## run 1
// mult32x32
module mult32x32 (
    input logic clk,             
    input logic reset,           
    input logic start,           
    input logic [31:0] a,        
    input logic [31:0] b,        
    output logic busy,           
    output logic [63:0] product  
);
Size in the first run: ~130 I/O pins, about 13000 um2 of cells after synthesis.
Settings: LEC_CHECK=0, ABC_AREA=1, CAP_MARGIN=25, CORE_ASPECT_RATIO=0.5, CORE_MARGIN=9, CORE_UTILIZATION=44, CTS_CLUSTER_DIAMETER=206, CTS_CLUSTER_SIZE=99, GPL_TIMING_DRIVEN=0, PLACE_DENSITY=0.74, SETUP_SLACK_MARGIN=-0.67, SLEW_MARGIN=20, TNS_END_PERCENT=5; clock period 6.76 ns.
run.sh (not shown) runs the stock make flow with config.mk's settings and CLKGATE_MAP_FILE=.
| run 1 | all stages done | FAIL | negative setup slack |
The following lists how run 2 was set up differently from run 1:
Settings: CORE_MARGIN now 2, was 9; CAP_MARGIN now 20, was 25; GPL_TIMING_DRIVEN no longer set, was 0; TNS_END_PERCENT no longer set, was 5; CTS_CLUSTER_DIAMETER no longer set, was 206; CORE_ASPECT_RATIO no longer set, was 0.5; CORE_UTILIZATION now 72, was 44; CTS_CLUSTER_SIZE no longer set, was 99; PLACE_DENSITY no longer set, was 0.74; SETUP_SLACK_MARGIN no longer set, was -0.67; the clock period (ns, I/O delays scaled along) now 4.7, was 6.76.
--- outcome ---
Run 2: aborted in detailed placement (tool error)
Delta (run 2 minus run 1): synthesized area per cell held; placer congestion estimate went up.
Re area fraction in mux cells: no difference whatsoever between run 2 and run 1.


## red
mult32x32 again, from the RTL that the note above started with.
Settings: LEC_CHECK=0, CAP_MARGIN=20, CORE_MARGIN=2, CORE_UTILIZATION=58, CTS_CLUSTER_DIAMETER=81, SLEW_MARGIN=20; clock period 8.65 ns.
For red, the flow was terminated by a tool error in global routing and produced no final design.
The inputs of blue differ from those of red as listed below.
diff --git a/flow/config.mk b/flow/config.mk
--- a/flow/config.mk
+++ b/flow/config.mk
@@ -8 +8,3 @@
-export CAP_MARGIN = 20
+export ABC_AREA = 0
+export CAP_MARGIN = 25
+export CORE_ASPECT_RATIO = 1.08
@@ -10,2 +12,6 @@
-export CORE_UTILIZATION = 58
-export CTS_CLUSTER_DIAMETER = 81
+export CORE_UTILIZATION = 72
+export CTS_CLUSTER_DIAMETER = 381
+export CTS_CLUSTER_SIZE = 44
+export GPL_TIMING_DRIVEN = 1
+export PLACE_DENSITY = 0.74
+export SETUP_SLACK_MARGIN = -0.81
@@ -12,0 +19 @@
+export TNS_END_PERCENT = 5
Delta (blue minus red): adder-cell share of the synthesized area roughly the same; pre-placement core utilization higher; post-synthesis chip area from yosys roughly the same; standard cell area after detailed placement lower.
Total die area | blue below red
The run showing the smaller vertical die dimension is blue.
FAIL blue @ clock tree synthesis: tool exited with error
Relative to blue, the following input files were edited for green:
==> flow/config.mk <==
export PLATFORM = sky130hd
export DESIGN_NAME = mult32x32
export DESIGN_NICKNAME = mult32x32
export VERILOG_FILES = /design/flow/design.v
export SDC_FILE = /design/flow/constraint.sdc
export NUM_CORES = 4
export LEC_CHECK = 0
export CAP_MARGIN = 20
export CORE_MARGIN = 2
export CORE_UTILIZATION = 40
export SLEW_MARGIN = 20
==> flow/constraint.sdc <==
create_clock -name core_clock -period 12.0 [get_ports {clk}]
set_input_delay 2.4000 -clock core_clock [delete_from_list [all_inputs] [get_ports {clk}]]
set_output_delay 2.4000 -clock core_clock [all_outputs]
set_load 0.01 [all_outputs]
## What came out
- The width of the chip in green is 1.4 times that in blue.
- Summary: with blue as the reference, chip area in green moved up by more than half.
- Of blue and green, just one finished clean: green.
- blue did not make it past clock tree synthesis, where a tool error ended it.
- Row row count: green higher / blue lower
[inputs] orange vs green
diff --git a/flow/config.mk b/flow/config.mk
--- a/flow/config.mk
+++ b/flow/config.mk
@@ -8,3 +8,5 @@
-export CAP_MARGIN = 20
-export CORE_MARGIN = 2
-export CORE_UTILIZATION = 40
+export CAP_MARGIN = 0
+export CORE_ASPECT_RATIO = 0.5
+export CORE_MARGIN = 8
+export CORE_UTILIZATION = 60
+export SETUP_SLACK_MARGIN = -1.2
[summary]
- The standard cells in orange occupy less silicon area than those in green do.
- orange reports a lower clock-buffer cell count than green does.
- Higher flip-flop and latch share of the layout cell area among green and orange: orange
- The via count reported for orange is higher than the one for green.
- In the tables for green and orange, worst setup slack after placement reads higher with orange.


Starting RTL as in the previous note.
Design mult32x32, start of the top module:
module mult32x32 (
    input logic clk,             
    input logic reset,           
    input logic start,           
    input logic [31:0] a,        
    input logic [31:0] b,        
    output logic busy,           
    output logic [63:0] product  
);
clock: 6.76 ns
lec_check: 0
abc_area: 1
cap_margin: 25
core_aspect_ratio: 1.08
core_margin: 2
core_utilization: 55
cts_cluster_diameter: 206
cts_cluster_size: 99
gpl_timing_driven: 0
place_density: 0.74
setup_slack_margin: 0.98
slew_margin: 5
tns_end_percent: 5
The first run ran to the end with violations: negative setup slack.
==> next run, changes <==
Settings changed: ABC_AREA 1 to 0, CORE_UTILIZATION 55 to 72, CTS_CLUSTER_DIAMETER 206 to 381, CTS_CLUSTER_SIZE 99 to 44, GPL_TIMING_DRIVEN 0 to 1, SETUP_SLACK_MARGIN 0.98 to default, SLEW_MARGIN 5 to 20.
Clock period 6.76 ns to 10.4 ns, I/O delays scaled along.
=> Now the flow passed the timing, DRC and antenna checks; first-iteration DRC count shrinks by a quarter to a third; cell area shrinks by a quarter to a third; cell count shrinks by a quarter to a third; routed wire length shrinks by well over a third; synthesized cell count shrinks by a quarter to a third; critical path depth grows by 6; die size shrinks by a quarter to a third; count of clock-buffer cells in the layout is unchanged; setup slack gains 2800 ps.
==> next run, changes <==
Settings changed: ABC_AREA 0 to default, CAP_MARGIN 25 to 15, CORE_ASPECT_RATIO 1.08 to default, CORE_UTILIZATION 72 to 69, CTS_CLUSTER_DIAMETER 381 to 385, CTS_CLUSTER_SIZE 44 to 96, GPL_TIMING_DRIVEN 1 to default, PLACE_DENSITY 0.74 to 0.4, SETUP_SLACK_MARGIN from default to 0.72, TNS_END_PERCENT 5 to default.
Effect:
- The new run did not get past global routing
- die size grows by 4.2%
- area after synthesis does not change
- synthesized cell count does not change
==> next run, changes <==
Settings changed: CAP_MARGIN 15 to 20, CORE_UTILIZATION 69 to 15, CTS_CLUSTER_DIAMETER 385 to default, CTS_CLUSTER_SIZE 96 to default, PLACE_DENSITY 0.4 to default, SETUP_SLACK_MARGIN 0.72 to default.
Clock period 10.4 ns to 14.9 ns, I/O delays scaled along.
After rerunning: The changed run produced a clean layout. Area after synthesis is unchanged. Die area rose to 4.5 times its value. Synthesized cell count does not change.


mult32x32 again, from the RTL that the note above started with.
// mult32x32
module mult32x32 (
    input logic clk,             
    input logic reset,           
    input logic start,           
    input logic [31:0] a,        
    input logic [31:0] b,        
    output logic busy,           
    output logic [63:0] product  
);
Settings: LEC_CHECK=0, ABC_AREA=1, CAP_MARGIN=25, CORE_ASPECT_RATIO=1.08, CORE_MARGIN=2, CORE_UTILIZATION=44, CTS_CLUSTER_DIAMETER=206, CTS_CLUSTER_SIZE=99, GPL_TIMING_DRIVEN=0, PLACE_DENSITY=0.74, SLEW_MARGIN=20, TNS_END_PERCENT=5; clock period 6.76 ns.
The baseline ran to the end with violations: negative setup slack.
Rerun with:
Settings changed: ABC_AREA 1 to default, CAP_MARGIN 25 to 20, CORE_ASPECT_RATIO 1.08 to default, CORE_UTILIZATION 44 to 58, CTS_CLUSTER_DIAMETER 206 to default, CTS_CLUSTER_SIZE 99 to default, GPL_TIMING_DRIVEN 0 to default, PLACE_DENSITY 0.74 to default.
Clock period 6.76 ns to 8.01 ns, I/O delays scaled along.
=> The changed run finished but fails on negative setup slack; worst setup slack got worse by 0.41 ns; non-clock buffer count went up by 324; flip-flop count does not change; global-route usage went up by 11 points; wire length went down by 1.6%.
Rerun with:
Settings changed: CORE_UTILIZATION 58 to 62, PLACE_DENSITY from default to 0.4, TNS_END_PERCENT 5 to default.
Clock period 8.01 ns to 10.4 ns, I/O delays scaled along.
After rerunning: The new run passed the timing, DRC and antenna checks; synthesized cell count stays the same; routed wire length drops by 28%; register-to-register slack gains 2.0 ns.
Rerun with:
Settings changed: PLACE_DENSITY 0.4 to default.
Clock period 10.4 ns to 11.5 ns, I/O delays scaled along.
Outcome: Worst setup slack is better by 0.25 ns. Utilization fell by 4.4 points. Wire length fell by about 5%. Die area is unchanged. Critical path depth fell by 3. Count of clock-buffer cells in the layout is unchanged. Clock skew hardly moves. Sequential share of layout area rose by 0.75 points. Hold slack is better by 0.0075 ns. Via count fell by about 4%.


The RTL this note starts from:
==> flow/design.v <==
module mult32x32_fsm (
    input logic clk,               
    input logic reset,             
    input logic start,             
    output logic busy,             
    output logic [1:0] a_sel,      
    output logic b_sel,            
    output logic [2:0] shift_sel,  
    output logic upd_prod,         
    output logic clr_prod          
);
	typedef enum { idle, handle1, handle2, handle3, handle4, handle5, handle6, handle7, handle8} sm_type;
	sm_type current_state;
	sm_type next_state;
	always_ff @(posedge clk, posedge reset) begin
		if (reset== 1'b1) begin
			current_state <=idle;
		end
		else begin
			current_state <= next_state;
		end
	end
	always_comb begin
		next_state= current_state;
		busy=1'b1;
		upd_prod= 1'b1;
		clr_prod= 1'b0;
		a_sel= 2'b0;
		b_sel= 1'b0;
		shift_sel= 3'b0;
		case(current_state)
			idle: begin
				if(start== 1'b0) begin
					next_state=idle;
					busy=1'b0;
					upd_prod=1'b0;
				end
				else begin
					next_state=handle1;
					busy=1'b0;
					upd_prod=1'b0;
					clr_prod=1'b1;
				end
			end
			handle1: begin
				next_state= handle2;
				a_sel=2'b0;
				b_sel=1'b0;
				shift_sel=3'b0;
			end
			handle2: begin
				next_state= handle3;
				a_sel=2'b01;
				b_sel=1'b0;
				shift_sel=3'b001;
			end
			handle3: begin
				next_state= handle4;
				a_sel=2'b10;
				b_sel=1'b0;
				shift_sel=3'b010;
			end
			handle4: begin
				next_state= handle5;
				a_sel=2'b11;
				b_sel=1'b0;
				shift_sel=3'b011;
			end
			handle5: begin
				next_state= handle6;
				a_sel=2'b0;
				b_sel=1'b1;
				shift_sel=3'b010;
			end
			handle6: begin
				next_state= handle7;
				a_sel=2'b01;
				b_sel=1'b1;
				shift_sel=3'b011;
			end
			handle7: begin
				next_state= handle8;
				a_sel=2'b10;
				b_sel=1'b1;
				shift_sel=3'b100;
			end
			handle8: begin
				next_state= idle;
				a_sel=2'b11;
				b_sel=1'b1;
				shift_sel=3'b101;
			end
		endcase
	end
endmodule
module mult32x32_arith (
    input logic clk,              
    input logic reset,            
    input logic [31:0] a,         
    input logic [31:0] b,         
    input logic [1:0] a_sel,      
    input logic b_sel,            
    input logic [2:0] shift_sel,  
    input logic upd_prod,         
    input logic clr_prod,         
    output logic [63:0] product   
);
logic [15:0] out16;
logic [7:0] out8;
always_comb begin
	case(a_sel)
		2'b00: out8 = a[7:0];
		2'b01: out8 = a[15:8];
		2'b10: out8 = a[23:16];
		2'b11: out8 = a[31:24];
	endcase
end
always_comb begin
	case(b_sel)
		1'b0: out16 = b[15:0];
		1'b1: out16 = b[31:16];
	endcase
end
logic [23:0] mult;
always_comb begin
	mult = out16 * out8;
end
logic [63:0] shifted;
always_comb begin
	shifted = 64'b0;
	case(shift_sel)
		3'b000: shifted = mult;
		3'b001: shifted = mult << 8; 
		3'b010: shifted = mult << 16;
		3'b011: shifted = mult << 24;
		3'b100: shifted = mult << 32;
		3'b101: shifted = mult << 40;
	endcase
end
always_ff @(posedge clk, posedge reset) begin
	if(reset == 1'b1) begin 
		product <= 64'b0;
	end
	else begin
		if(clr_prod == 1'b1) begin
			product <= 64'b0;
		end
		else if (upd_prod == 1'b1) begin
			product <= product + shifted;
		end
	end
end
endmodule
module mult32x32 (
    input logic clk,             
    input logic reset,           
    input logic start,           
    input logic [31:0] a,        
    input logic [31:0] b,        
    output logic busy,           
    output logic [63:0] product  
);
logic [1:0] a_sel;
logic b_sel;
logic [2:0] shift_sel;
logic upd_prod;
logic clr_prod;
mult32x32_fsm fsm(
	.clk(clk),
	.reset(reset),
	.start(start),
	.busy(busy),
	.a_sel(a_sel),
	.b_sel(b_sel),
	.shift_sel(shift_sel),
	.upd_prod(upd_prod),
	.clr_prod(clr_prod)
);
mult32x32_arith arith(
	.clk(clk),
	.reset(reset),
	.a(a),
	.b(b),
	.a_sel(a_sel),
	.b_sel(b_sel),
	.shift_sel(shift_sel),
	.upd_prod(upd_prod),
	.clr_prod(clr_prod),
	.product(product)
);
endmodule
==> flow/config.mk <==
export PLATFORM = sky130hd
export DESIGN_NAME = mult32x32
export DESIGN_NICKNAME = mult32x32
export VERILOG_FILES = /design/flow/design.v
export SDC_FILE = /design/flow/constraint.sdc
export NUM_CORES = 4
export LEC_CHECK = 0
export ABC_AREA = 0
export CAP_MARGIN = 25
export CELL_PAD_IN_SITES_GLOBAL_PLACEMENT = 1
export CORE_ASPECT_RATIO = 1.08
export CORE_MARGIN = 2
export CORE_UTILIZATION = 48
export CTS_CLUSTER_DIAMETER = 280
export CTS_CLUSTER_SIZE = 27
export GPL_TIMING_DRIVEN = 1
export MAX_ROUTING_LAYER = met4
export PLACE_DENSITY = 0.74
export SETUP_SLACK_MARGIN = 0.6
export SLEW_MARGIN = 30
export TNS_END_PERCENT = 15
==> flow/constraint.sdc <==
create_clock -name core_clock -period 8.29 [get_ports {clk}]
set_input_delay 1.6580 -clock core_clock [delete_from_list [all_inputs] [get_ports {clk}]]
set_output_delay 1.6580 -clock core_clock [all_outputs]
set_load 0.01 [all_outputs]
The first run reached the layout checks and failed them: setup timing.
Next try:
- ABC_AREA: 0 -> default
- CAP_MARGIN: 25 -> 20
- CELL_PAD_IN_SITES_GLOBAL_PLACEMENT: 1 -> default
- CORE_ASPECT_RATIO: 1.08 -> default
- CORE_UTILIZATION: 48 -> 40
- CTS_CLUSTER_DIAMETER: 280 -> default
- CTS_CLUSTER_SIZE: 27 -> default
- GPL_TIMING_DRIVEN: 1 -> default
- MAX_ROUTING_LAYER: met4 -> default
- PLACE_DENSITY: 0.74 -> default
- SETUP_SLACK_MARGIN: 0.6 -> default
- SLEW_MARGIN: 30 -> 20
- TNS_END_PERCENT: 15 -> default
- clock period: 8.29 -> 11.0 ns (I/O delays scaled with it)
Outcome: This time the run passed the timing, DRC and antenna checks. First-iteration DRC count went up by 22%. Area after synthesis stays the same. Final area went down by 25%. Utilization went down by 30 points.
Next try:
- CORE_UTILIZATION: 40 -> 36
Result: The changed run completed with no timing, DRC or antenna violations. Utilization is lower by 4.3 points. Via count is lower by 0.70%. Final area is higher by 0.77%. Clock skew stays flat. Die area is higher by 11%.
Next try:
- CORE_UTILIZATION: 36 -> 40
- clock period: 11.0 -> 16.5 ns (I/O delays scaled with it)
Effect: The changed run ran to the end with no violations. Cell count went down by a few percent. Global-route usage came out higher by 1.5 points. Wire length fell by a few percent. Cell area drops by a few percent. Via count went down by a few percent. Flip-flop count does not change. Synthesized cell count does not change. Setup slack gets better by 3900 ps.
Next try:
- CORE_MARGIN: 2 -> 10
- HOLD_SLACK_MARGIN: default -> 0.08
- clock period: 16.5 -> 12.0 ns (I/O delays scaled with it)
Result:
- setup slack loses 3300 ps
- die size went up by 19%
- final area went up by 0.90%
Next try:
- CAP_MARGIN: 20 -> 40
- CORE_ASPECT_RATIO: default -> 1.41
- CORE_MARGIN: 10 -> 2
- CORE_UTILIZATION: 40 -> 60
- HOLD_SLACK_MARGIN: 0.08 -> default
- SETUP_SLACK_MARGIN: default -> -1.2
- cell count came out lower by 7.4%
- via count rose by 1.9%
- sequential share of layout area goes up by 0.22 points
- sequential cell count does not change
- setup slack gains 100 ps
- global-route usage rises by 15 points
- count of clock-buffer cells in the layout came out lower by 4
- cell area goes down by 1.6%
- first-iteration DRC count went down by 2.2%
